==> run X: inputs <==
==> flow/design.v <==
module OQ1_Stopwatch(AN, Seg, Dot, CLK, Start, RESET);  
	output [3:0] AN;
	output [6:0] Seg;
	output Dot;
	input CLK, Start, RESET;
	parameter R = 2'b00;
    parameter W = 2'b01;
    parameter C = 2'b10;	
	reg  [11:0] divider_ds;
	reg  [5:0]  divider_ms;
	reg  [6:0]  Seg_Temp;
	reg  [3:0]  D3,D2,D1,D0,D_Temp,AN_Temp;
	reg  [1:0]  state,n_state;
	reg         dp;
	wire        RTC_ds,RTC_ms;
	always @(posedge CLK or posedge RESET) begin
	  if(RESET) divider_ms <= 0;
	  else if(divider_ms==32) divider_ms <= 0;
      else divider_ms <= divider_ms + 1;
    end
    assign RTC_ms = ((divider_ms == 32)?1'b1:1'b0);
	always @(posedge CLK or posedge RESET) begin
      if(RESET) divider_ds <= 0;
      else if(divider_ds==3276) divider_ds <= 0;
      else if(state==C) divider_ds <= divider_ds + 1;
    end
    assign RTC_ds = ((divider_ds == 3276)?1'b1:1'b0);
	always@(posedge CLK or posedge RESET) begin
      if(RESET) begin
        state <= R;
        D3 <= 0;
        D2 <= 0;
        D1 <= 0;
        D0 <= 0;
      end else begin
        state <= n_state;
        if(RTC_ds) begin
          if(D0 == 9) begin
            D0 <= 0;
            if(D1 == 9) begin
              D1 <= 0;
              if(D2 == 9) begin
                D2 <= 0;
                if(D3 == 9) begin
                  D3 <= 0;                  
                end else begin
                  D3 <= D3 + 1;
                end                    
              end else begin
                D2 <= D2 + 1;
              end      
            end else begin
              D1 <= D1 + 1;
            end
          end else begin
            D0 <= D0 + 1;
          end
        end      
      end
    end
    always@(*) begin
      case (state)
        R : if(RESET) n_state = R;
            else if(Start && !RESET) n_state = C;
            else n_state = W;
        W : if(RESET) n_state = R;
            else if(Start && !RESET) n_state = C;
            else n_state = W;
        C : if(RESET) n_state = R;
            else n_state = C;        
        default : n_state = R;
      endcase
    end
    always@(posedge CLK or posedge RESET) begin
      if(RESET) begin
        D_Temp  <= 4'b0000;
        AN_Temp <= 4'b1110;
        dp      <= 1'b0;
      end else if(RTC_ms) begin
      case(AN_Temp)
        4'b0111 : begin
                    D_Temp <= D0;
                    AN_Temp <= 4'b1110;
                    dp <= 1;
                  end
        4'b1110 : begin
                    D_Temp <= D1;
                    AN_Temp <= 4'b1101;
                    dp <= 0;
                  end
        4'b1101 : begin
                    D_Temp <= D2;
                    AN_Temp <= 4'b1011;
                    dp <= 1;
                  end
        4'b1011 : begin
                    D_Temp <= D3;
                    AN_Temp <= 4'b0111;
                    dp <= 1;
                  end
      endcase
      end
    end    
    always @(*) begin
        case(D_Temp)
          0 : Seg_Temp=7'b1000000; 
          1 : Seg_Temp=7'b1111001; 
          2 : Seg_Temp=7'b0100100; 
          3 : Seg_Temp=7'b0110000; 
          4 : Seg_Temp=7'b0011001; 
          5 : Seg_Temp=7'b0010010; 
          6 : Seg_Temp=7'b0000010; 
          7 : Seg_Temp=7'b1111000; 
          8 : Seg_Temp=7'b0000000; 
          9 : Seg_Temp=7'b0011000; 
          default : Seg_Temp=7'b0111111; 
      endcase
    end
    assign Seg = Seg_Temp;
    assign AN = AN_Temp;
    assign Dot = dp;
endmodule
==> flow/run.sh <==
#!/bin/bash
# the make line also repeats each setting of config.mk as NAME=value (left out here)
make -C /OpenROAD-flow-scripts/flow DESIGN_CONFIG=/design/flow/config.mk WORK_HOME=/design/flow/orfs CLKGATE_MAP_FILE= finish
==> flow/config.mk <==
export PLATFORM = sky130hd
export DESIGN_NAME = OQ1_Stopwatch
export DESIGN_NICKNAME = OQ1_Stopwatch
export VERILOG_FILES = /design/flow/design.v
export SDC_FILE = /design/flow/constraint.sdc
export NUM_CORES = 4
export LEC_CHECK = 0
export CAP_MARGIN = 20
export CORE_ASPECT_RATIO = 1.57
export CORE_MARGIN = 2
export CORE_UTILIZATION = 63
export CTS_CLUSTER_DIAMETER = 400
export CTS_CLUSTER_SIZE = 98
export GPL_TIMING_DRIVEN = 0
export MAX_ROUTING_LAYER = met4
export MIN_ROUTING_LAYER = met1
export PLACE_DENSITY = 0.35
export SLEW_MARGIN = 20
export TNS_END_PERCENT = 20
==> flow/constraint.sdc <==
create_clock -name core_clock -period 4.95 [get_ports {CLK}]
set_input_delay 0.9900 -clock core_clock [delete_from_list [all_inputs] [get_ports {CLK}]]
set_output_delay 0.9900 -clock core_clock [all_outputs]
set_load 0.01 [all_outputs]
==> run E (differences from run X) <==
==> flow/config.mk (replaced) <==
export PLATFORM = sky130hd
export DESIGN_NAME = OQ1_Stopwatch
export DESIGN_NICKNAME = OQ1_Stopwatch
export VERILOG_FILES = /design/flow/design.v
export SDC_FILE = /design/flow/constraint.sdc
export NUM_CORES = 4
export LEC_CHECK = 0
export ABC_AREA = 1
export CAP_MARGIN = 20
export CORE_MARGIN = 2
export CORE_UTILIZATION = 72
export PLACE_DENSITY_LB_ADDON = 0.0
export SLEW_MARGIN = 20
==> flow/constraint.sdc (replaced) <==
create_clock -name core_clock -period 2.21 [get_ports {CLK}]
set_input_delay 0.4420 -clock core_clock [delete_from_list [all_inputs] [get_ports {CLK}]]
set_output_delay 0.4420 -clock core_clock [all_outputs]
set_load 0.01 [all_outputs]
==> results <==
- Wire length: run X is smaller than run E (about 6%).
- Between run E and run X, the lower clock skew is in run X (gap 0.0035 ns).
- Between run X and run E, the lower global-route usage is in run X (gap 4.0 points).
- Of run E and run X, run E has the higher clock power (gap 120%, measured against run X).
- Critical path depth: run X is higher than run E (1).
- Final cell count: run X is lower than run E (about 24%).
- First-iteration DRC count: run E is higher than run X (140%).
- Between run E and run X, the lower core utilization is in run X (gap 10 points).
- Sequential cell count is the same in run X and run E.
- Against run E, the count of clock-buffer cells in the layout of run X is higher by 1.
==> figures <==
metric	run X	run E
Result of the run	no timing/DRC/antenna violations	no timing/DRC/antenna violations
Timing endpoint of the critical path	Seg[3]	Seg[2]
Number of cells traversed by the worst hold path	1	2
Largest net degree at the start of global routing	25	45
Post-detailed-route wirelength per cell	15.72 um	12.76 um
Number of non-clock inverters in the layout	15	50
XOR Share, Synth	7.425%	3.186%
Full die area	4661 um^2	4328 um^2
Clk power	0.237 mW	0.515 mW
Register-to-register setup slack	3.07 ns	0.54 ns
Logic depth of the worst setup path including buffers	6	5
Non-clock buffering overhead in the final layout	8.201%	5.350%
Delay of the slowest critical-path stage	0.53 ns	0.52 ns
Leakage power	1.273 nW	1.570 nW
Clk_skew	0.002987 ns	0.006520 ns
Core utilization of the finished layout	73.01%	83.05%
Actual transition at the worst max-transition pin	0.5588 ns	0.5533 ns
Number of warning messages in the logs	34	32
Total area of multi-input combinational cells	1363 um^2	1430 um^2
First-pass GRT wire length	9211 um	9798 um
Finished Layout Cells	335	440
Simple share	24.16%	38.46%
No activity file was given, so power comes from the tool's default toggle rates.
